## red
## std_fp_smult_pipe
module std_fp_smult_pipe #(
    parameter WIDTH = 32,
    parameter INT_WIDTH = 16,
    parameter FRAC_WIDTH = 16
) (
    input  [WIDTH-1:0]              left,
    input  [WIDTH-1:0]              right,
    input  logic                    reset,
    input  logic                    go,
    input  logic                    clk,
    output logic [WIDTH-1:0]        out,
    output logic                    done
);
  std_fp_mult_pipe #(
    .WIDTH(WIDTH),
    .INT_WIDTH(INT_WIDTH),
    .FRAC_WIDTH(FRAC_WIDTH),
    .SIGNED(1)
  ) comp (
    .clk(clk),
    .done(done),
    .reset(reset),
    .go(go),
    .left(left),
    .right(right),
    .out(out)
  );
endmodule
clock: 5.79 ns
lec_check: 0
cap_margin: 0
cell_pad_in_sites_detail_placement: 0
core_margin: 2
core_utilization: 72
cts_cluster_diameter: 100
cts_cluster_size: 38
gpl_routability_driven: 1
place_density: 0.63
setup_slack_margin: -0.45
slew_margin: 15
run.sh (not shown) runs the stock make flow with config.mk's settings and CLKGATE_MAP_FILE=.
[flow] red | stages: complete | final checks: fail | reason: negative setup slack
Here is what was changed in the inputs of blue compared with red.
# red
export LEC_CHECK = 0
export CAP_MARGIN = 0
export CELL_PAD_IN_SITES_DETAIL_PLACEMENT = 0
export CORE_MARGIN = 2
export CORE_UTILIZATION = 72
export CTS_CLUSTER_DIAMETER = 100
export CTS_CLUSTER_SIZE = 38
export GPL_ROUTABILITY_DRIVEN = 1
export PLACE_DENSITY = 0.63
export SETUP_SLACK_MARGIN = -0.45
export SLEW_MARGIN = 15
create_clock -name core_clock -period 5.79 [get_ports {clk}]
# blue
export LEC_CHECK = 0
export CAP_MARGIN = 0
export CELL_PAD_IN_SITES_DETAIL_PLACEMENT = 0
export CORE_MARGIN = 2
export CORE_UTILIZATION = 72
export CTS_CLUSTER_DIAMETER = 100
export CTS_CLUSTER_SIZE = 38
export GPL_ROUTABILITY_DRIVEN = 0
export PLACE_DENSITY = 0.36
export SETUP_SLACK_MARGIN = 1.03
export SLEW_MARGIN = 15
create_clock -name core_clock -period 7.73 [get_ports {clk}]
[summary]
STATUS internal power: blue wins against red
blue: count of non-filler cells in the finished layout lower than red
Comparing red and blue, global-route wire length before repair is lower on blue.
Comparing blue against red, there is no change at all in area of the synthesized netlist per yosys stat.
blue finished end to end and its layout was clean on timing, DRC and antenna.
Input changes introduced in green (baseline for comparison: blue):
# blue
export LEC_CHECK = 0
export CAP_MARGIN = 0
export CELL_PAD_IN_SITES_DETAIL_PLACEMENT = 0
export CORE_MARGIN = 2
export CORE_UTILIZATION = 72
export CTS_CLUSTER_DIAMETER = 100
export CTS_CLUSTER_SIZE = 38
export GPL_ROUTABILITY_DRIVEN = 0
export PLACE_DENSITY = 0.36
export SETUP_SLACK_MARGIN = 1.03
export SLEW_MARGIN = 15
create_clock -name core_clock -period 7.73 [get_ports {clk}]
# green
export LEC_CHECK = 0
export ABC_AREA = 1
export CAP_MARGIN = 20
export CORE_MARGIN = 2
export CORE_UTILIZATION = 72
export CTS_CLUSTER_SIZE = 96
export SLEW_MARGIN = 20
create_clock -name core_clock -period 2.74 [get_ports {clk}]
[summary]
Stage in which a tool error killed green: global routing.
green ended up with a higher number of gates given a new drive strength after cts than blue did.
Delta (green minus blue): total cell area reported by yosys after synthesis went up by 1900 um2; area after detailed placement went up by about 16%; die area went up by 2800 um2.
green vs blue — net count of the mapped netlist climbed by more than 10%
The following lists how orange was set up differently from green:
# green
export LEC_CHECK = 0
export ABC_AREA = 1
export CAP_MARGIN = 20
export CORE_MARGIN = 2
export CORE_UTILIZATION = 72
export CTS_CLUSTER_SIZE = 96
export SLEW_MARGIN = 20
create_clock -name core_clock -period 2.74 [get_ports {clk}]
# orange
export LEC_CHECK = 0
export CAP_MARGIN = 20
export CORE_MARGIN = 2
export CORE_UTILIZATION = 40
export SLEW_MARGIN = 20
create_clock -name core_clock -period 7.37 [get_ports {clk}]
[summary]
- orange: full flow OK, the timing, design-rule and antenna checks passed
- The run showing the greater post-synthesis mux area share is orange.
- Compared with green, number of distinct library cells after synthesis in orange increased by more than a quarter.
- Taking green as the reference, in orange width of the chip +65 um, final weighted congestion of routability-driven global placement -15%, post-synthesis area per instance +22%, XOR/XNOR share of the synthesized area +1.5 points, net count after synthesis -984.
- Diff green -> orange: post-synthesis share of cell area spent on full adders, half adders and majority gates up 3.4 points, area of the core region up 33000 um2.

* * *

Starting RTL as in the previous note.
// std_fp_smult_pipe
module std_fp_smult_pipe #(
    parameter WIDTH = 32,
    parameter INT_WIDTH = 16,
    parameter FRAC_WIDTH = 16
) (
    input  [WIDTH-1:0]              left,
    input  [WIDTH-1:0]              right,
    input  logic                    reset,
    input  logic                    go,
    input  logic                    clk,
    output logic [WIDTH-1:0]        out,
    output logic                    done
);
export LEC_CHECK = 0
export CAP_MARGIN = 0
export CORE_MARGIN = 2
export CORE_UTILIZATION = 72
export CTS_CLUSTER_DIAMETER = 30
export CTS_CLUSTER_SIZE = 56
export PLACE_DENSITY_LB_ADDON = 0.2
export SETUP_SLACK_MARGIN = 2.25
export SLEW_MARGIN = 20
create_clock -name core_clock -period 7.72 [get_ports {clk}]
Change:
- CTS_CLUSTER_DIAMETER: 30 -> 105
- CTS_CLUSTER_SIZE: 56 -> 45
- PLACE_DENSITY: not set -> 0.63
- PLACE_DENSITY_LB_ADDON: 0.2 -> not set
- SETUP_SLACK_MARGIN: 2.25 -> -0.45
- clock period: 7.72 -> 6.16 ns (I/O delays scaled with it)
This time the run produced a layout that fails on setup timing; via count goes down by 0.52%; worst setup slack degrades by 2.0 ns; critical path depth stays the same; combinational power rises by 38%; core utilization increases by 2.2 points; total power goes up by 34%; wire length went down by 0.58%; cell area rose by 2.6%.
Change:
- CTS_CLUSTER_DIAMETER: 105 -> not set
- CTS_CLUSTER_SIZE: 45 -> not set
- PLACE_DENSITY: 0.63 -> 0.67
- SETUP_SLACK_MARGIN: -0.45 -> 0.9
- clock period: 6.16 -> 7.5 ns (I/O delays scaled with it)
What happened: The new run produced a clean layout; hold slack gets worse by 0.017 ns; setup slack gets better by 1.9 ns; sequential power shrinks by about 17%; clock-buffer cell count does not change; design area shrinks by about 3%; total power shrinks by about 20%; wire length shrinks by about 4.6%.
Change:
- CAP_MARGIN: 0 -> 20
- CELL_PAD_IN_SITES_DETAIL_PLACEMENT: not set -> 1
- CORE_UTILIZATION: 72 -> 40
- CTS_CLUSTER_SIZE: not set -> 53
- PLACE_DENSITY: 0.67 -> not set
- SETUP_SLACK_MARGIN: 0.9 -> not set
Global-route usage falls by 20 points; power falls by about a fifth; via count falls by roughly a tenth; worst setup slack improves by 0.078 ns; non-clock buffer count falls by 110; worst hold slack degrades by 0.0054 ns; area after synthesis stays the same; combinational power falls by about a fifth; synthesized cell count does not change; sequential share of layout area is about the same.
Change:
- ABC_AREA: not set -> 1
- CAP_MARGIN: 20 -> 0
- CELL_PAD_IN_SITES_DETAIL_PLACEMENT: 1 -> not set
- CORE_UTILIZATION: 40 -> 57
- CTS_CLUSTER_DIAMETER: not set -> 332
- CTS_CLUSTER_SIZE: 53 -> 87
- HOLD_SLACK_MARGIN: not set -> -0.07
- PLACE_DENSITY: not set -> 0.37
- SLEW_MARGIN: 20 -> 0
What happened: Sequential power falls by about 2%. Worst setup slack improves by 0.11 ns. Final area is higher by 3.4%. Maximum frequency went up by 1.5%. Total power barely changes.

* * *

std_fp_smult_pipe again, from the RTL that the note above started with.
Settings: LEC_CHECK=0, CAP_MARGIN=5, CORE_MARGIN=2, CORE_UTILIZATION=72, CTS_CLUSTER_DIAMETER=93, CTS_CLUSTER_SIZE=77, PLACE_DENSITY_LB_ADDON=0.0, SETUP_SLACK_MARGIN=1.46, SLEW_MARGIN=20; clock period 5.11 ns.
The first run completed and failed the layout checks on setup timing.
Rerun with:
==> flow/config.mk (replaced) <==
export PLATFORM = sky130hd
export DESIGN_NAME = std_fp_smult_pipe
export DESIGN_NICKNAME = std_fp_smult_pipe
export VERILOG_FILES = /design/flow/design.v
export SDC_FILE = /design/flow/constraint.sdc
export NUM_CORES = 4
export LEC_CHECK = 0
export CAP_MARGIN = 20
export CORE_MARGIN = 2
export CORE_UTILIZATION = 68
export CTS_CLUSTER_SIZE = 39
export SLEW_MARGIN = 20
==> flow/constraint.sdc (replaced) <==
create_clock -name core_clock -period 5.72 [get_ports {clk}]
set_input_delay 1.1440 -clock core_clock [delete_from_list [all_inputs] [get_ports {clk}]]
set_output_delay 1.1440 -clock core_clock [all_outputs]
set_load 0.01 [all_outputs]
The changed run finished but fails on setup timing.
Routed wire length went down by roughly a tenth.
Cell count went up slightly.
Utilization went down by 6.2 points.
Sequential power went down by roughly a tenth.
Setup slack improves by 1.0 ns.
Count of clock-buffer cells in the layout is unchanged.
Critical path depth went down by 1.
Rerun with:
--- a/flow/config.mk
+++ b/flow/config.mk
@@ -9,4 +9,4 @@
 export CORE_MARGIN = 2
-export CORE_UTILIZATION = 68
-export CTS_CLUSTER_SIZE = 39
+export CORE_UTILIZATION = 72
+export PLACE_DENSITY_LB_ADDON = 0.19
 export SLEW_MARGIN = 20
==> flow/constraint.sdc (replaced) <==
create_clock -name core_clock -period 7.02 [get_ports {clk}]
set_input_delay 1.4040 -clock core_clock [delete_from_list [all_inputs] [get_ports {clk}]]
set_output_delay 1.4040 -clock core_clock [all_outputs]
set_load 0.01 [all_outputs]
Effect:
- The changed run finished but fails on setup timing
- fmax is lower by a few percent
- worst hold slack barely changes
- non-clock buffer count shrinks by 143
Rerun with:
--- a/flow/config.mk
+++ b/flow/config.mk
@@ -10,3 +10,5 @@
 export CORE_UTILIZATION = 72
-export PLACE_DENSITY_LB_ADDON = 0.19
+export CTS_CLUSTER_DIAMETER = 175
+export CTS_CLUSTER_SIZE = 96
 export SLEW_MARGIN = 20
+export TNS_END_PERCENT = 5
==> flow/constraint.sdc (replaced) <==
create_clock -name core_clock -period 6.75 [get_ports {clk}]
set_input_delay 1.3500 -clock core_clock [delete_from_list [all_inputs] [get_ports {clk}]]
set_output_delay 1.3500 -clock core_clock [all_outputs]
set_load 0.01 [all_outputs]
Effect: The changed run finished with setup timing left; via count decreases by about 1.4%; sequential cell count does not change; routed wire length decreases by about 4.7%; synthesized cell count does not change; global-route usage increases by 0.33 points; clock power is about the same; design area stays flat; clock-buffer cell count increases by 1; power increases by 2.5%.

* * *

std_fp_smult_pipe again, from the RTL that the note above started with.
export LEC_CHECK = 0
export ABC_AREA = 1
export CAP_MARGIN = 20
export CORE_ASPECT_RATIO = 0.74
export CORE_MARGIN = 2
export CORE_UTILIZATION = 72
export CTS_CLUSTER_DIAMETER = 175
export CTS_CLUSTER_SIZE = 96
export SLEW_MARGIN = 20
export TNS_END_PERCENT = 5
create_clock -name core_clock -period 4.29 [get_ports {clk}]
The baseline produced a layout that fails on negative setup slack.
Then changed:
- ABC_AREA: 1 -> 0
- CORE_ASPECT_RATIO: 0.74 -> default
- CTS_CLUSTER_DIAMETER: 175 -> 193
- SETUP_SLACK_MARGIN: default -> 0.27
- TNS_END_PERCENT: 5 -> default
- clock period: 4.29 -> 2.74 ns (I/O delays scaled with it)
The new run produced a layout that fails on negative setup slack.
Global-route usage drops by 2.4 points.
Combinational power climbs by 60%.
Hold slack got worse by 0.023 ns.
First-iteration DRC count drops by 20%.
Die size drops by about 6%.
Area after synthesis drops by 5.8%.
Worst setup slack got worse by 2.2 ns.
Design area drops by about 3%.
Then changed:
- ABC_AREA: 0 -> 1
- CORE_ASPECT_RATIO: default -> 1.32
- SETUP_SLACK_MARGIN: 0.27 -> 0.4
What happened:
- With this change the flow did not get past global routing (5_1_grt)
- die size climbs by 6.1%
- synthesized area climbs by 6.1%
- synthesized cell count climbs by 29%
Then changed:
- ABC_AREA: 1 -> default
- CORE_ASPECT_RATIO: 1.32 -> default
- CTS_CLUSTER_DIAMETER: 193 -> 142
- CTS_CLUSTER_SIZE: 96 -> default
- PLACE_DENSITY: default -> 0.36
- SETUP_SLACK_MARGIN: 0.4 -> default
- clock period: 2.74 -> 7.02 ns (I/O delays scaled with it)
Effect: This time the run completed and failed the layout checks on negative setup slack; die area decreases by 5.7%; synthesized cell count decreases by 22%; area after synthesis decreases by 5.8%.
Then changed:
- CAP_MARGIN: 20 -> 0
- CTS_CLUSTER_DIAMETER: 142 -> 105
- SETUP_SLACK_MARGIN: default -> 1.24
- clock period: 7.02 -> 6.25 ns (I/O delays scaled with it)
Effect: The new run finished with negative setup slack left; sequential share of layout area barely changes; area after synthesis is unchanged; setup slack loses 0.80 ns; routed wire length came out lower by 0.54%; global-route usage came out higher by 1.2 points; clock-buffer cell count came out lower by 1.

* * *

Setup of run 1:
Starting RTL as in the previous note.
Settings: LEC_CHECK=0, ABC_AREA=1, CAP_MARGIN=20, CELL_PAD_IN_SITES_DETAIL_PLACEMENT=2, CORE_ASPECT_RATIO=0.67, CORE_MARGIN=2, CORE_UTILIZATION=53, CTS_CLUSTER_DIAMETER=207, GPL_ROUTABILITY_DRIVEN=0, GPL_TIMING_DRIVEN=0, MIN_ROUTING_LAYER=met2, PLACE_DENSITY=0.87, SLEW_MARGIN=10; clock period 7.96 ns.
Run 1 did not make it past 3_5_place_dp, where a tool error ended it.
The inputs of run 2 differ from those of run 1 as listed below.
Settings: SLEW_MARGIN now 20, was 10; CELL_PAD_IN_SITES_DETAIL_PLACEMENT no longer set, was 2; GPL_TIMING_DRIVEN no longer set, was 0; PLACE_DENSITY no longer set, was 0.87; GPL_ROUTABILITY_DRIVEN no longer set, was 0; MIN_ROUTING_LAYER no longer set, was met2; CORE_UTILIZATION now 66, was 53; ABC_AREA no longer set, was 1; CTS_CLUSTER_DIAMETER no longer set, was 207; CORE_ASPECT_RATIO no longer set, was 0.67; the clock period (ns, I/O delays scaled along) now 5.11, was 7.96.
Notes after the runs:
Run 2: complete, dirty (setup timing)
Higher horizontal die dimension goes to run 1 over run 2.
Total die size in run 2 is 16,000 sq um below run 1.
Initial core utilization ended up 13 points higher on run 2 than on run 1.
Relative to run 2, the following input files were edited for run 3:
Settings: putting ABC_AREA at 1 where nothing was set; putting HOLD_SLACK_MARGIN at 0.3 where nothing was set; putting CTS_CLUSTER_SIZE at 39 where nothing was set; swapping 66 for 68 in CORE_UTILIZATION; swapping 5.11 for 5.02 in the clock period (ns, I/O delays scaled along).
Results
Run 3: complete, dirty (setup timing)
comp.out_tmp[41] as the worst setup path endpoint was reported by run 3, and comp.out_tmp[35] by run 2.
Going from run 2 to run 3, overall power grew by about 14%; total cell area at the placement stage increased by 3100 sq um relative to the old numbers.
Summary of run 3 over run 2: maximum frequency picked up an extra 11 MHz; wire length saw an increase; pre-placement core utilization +2.2 points; core utilization rose 4.4 points; via count up 19%.
## Diff of input files: run 4 against run 3
Settings: HOLD_SLACK_MARGIN no longer set, was 0.3; ABC_AREA no longer set, was 1; CORE_UTILIZATION now 40, was 68; CTS_CLUSTER_SIZE no longer set, was 39; the clock period (ns, I/O delays scaled along) now 7.5, was 5.02.
==> comparison <==
Run 4 went all the way through synthesis, placement and routing and the layout is clean on timing, DRC and antenna. Relative to run 3, the non-clock buffer count of run 4 is lower by 342. Final cell count, run 3 and run 4: larger value in run 3. met2 track demand over resource in global routing for run 4: 29 points down relative to run 3.

* * *

Starting RTL as in the previous note.
clock: 6.25 ns
lec_check: 0
cap_margin: 0
core_margin: 2
core_utilization: 72
cts_cluster_diameter: 105
place_density: 0.67
setup_slack_margin: -0.45
slew_margin: 20
The first run reached the layout checks and failed them: setup timing.
Rerun with:
Settings changed: CAP_MARGIN 0 to 20, CTS_CLUSTER_DIAMETER 105 to 93, PLACE_DENSITY 0.67 to default, SETUP_SLACK_MARGIN -0.45 to 1.28.
Clock period 6.25 ns to 5.11 ns, I/O delays scaled along.
Outcome: The new run completed and failed the layout checks on setup timing; power grows by about 26%; worst setup slack loses 1.1 ns; maximum frequency is about the same; synthesized cell count does not change; sequential cell count stays the same; critical path depth fell by 1.
Rerun with:
Settings changed: CTS_CLUSTER_DIAMETER 93 to default, PLACE_DENSITY from default to 0.65, SETUP_SLACK_MARGIN 1.28 to -0.5.
Clock period 5.11 ns to 6.61 ns, I/O delays scaled along.
Effect: The changed run completed and failed the layout checks on setup timing. Worst setup slack is better by 1.5 ns. Core utilization drops by 1.3 points. Total power is lower by a quarter to a third. Synthesized cell count does not change. Area after synthesis is unchanged. Die area does not change. Register-to-register slack improved by 1.5 ns.
No activity file was given, so power comes from the tool's default toggle rates.
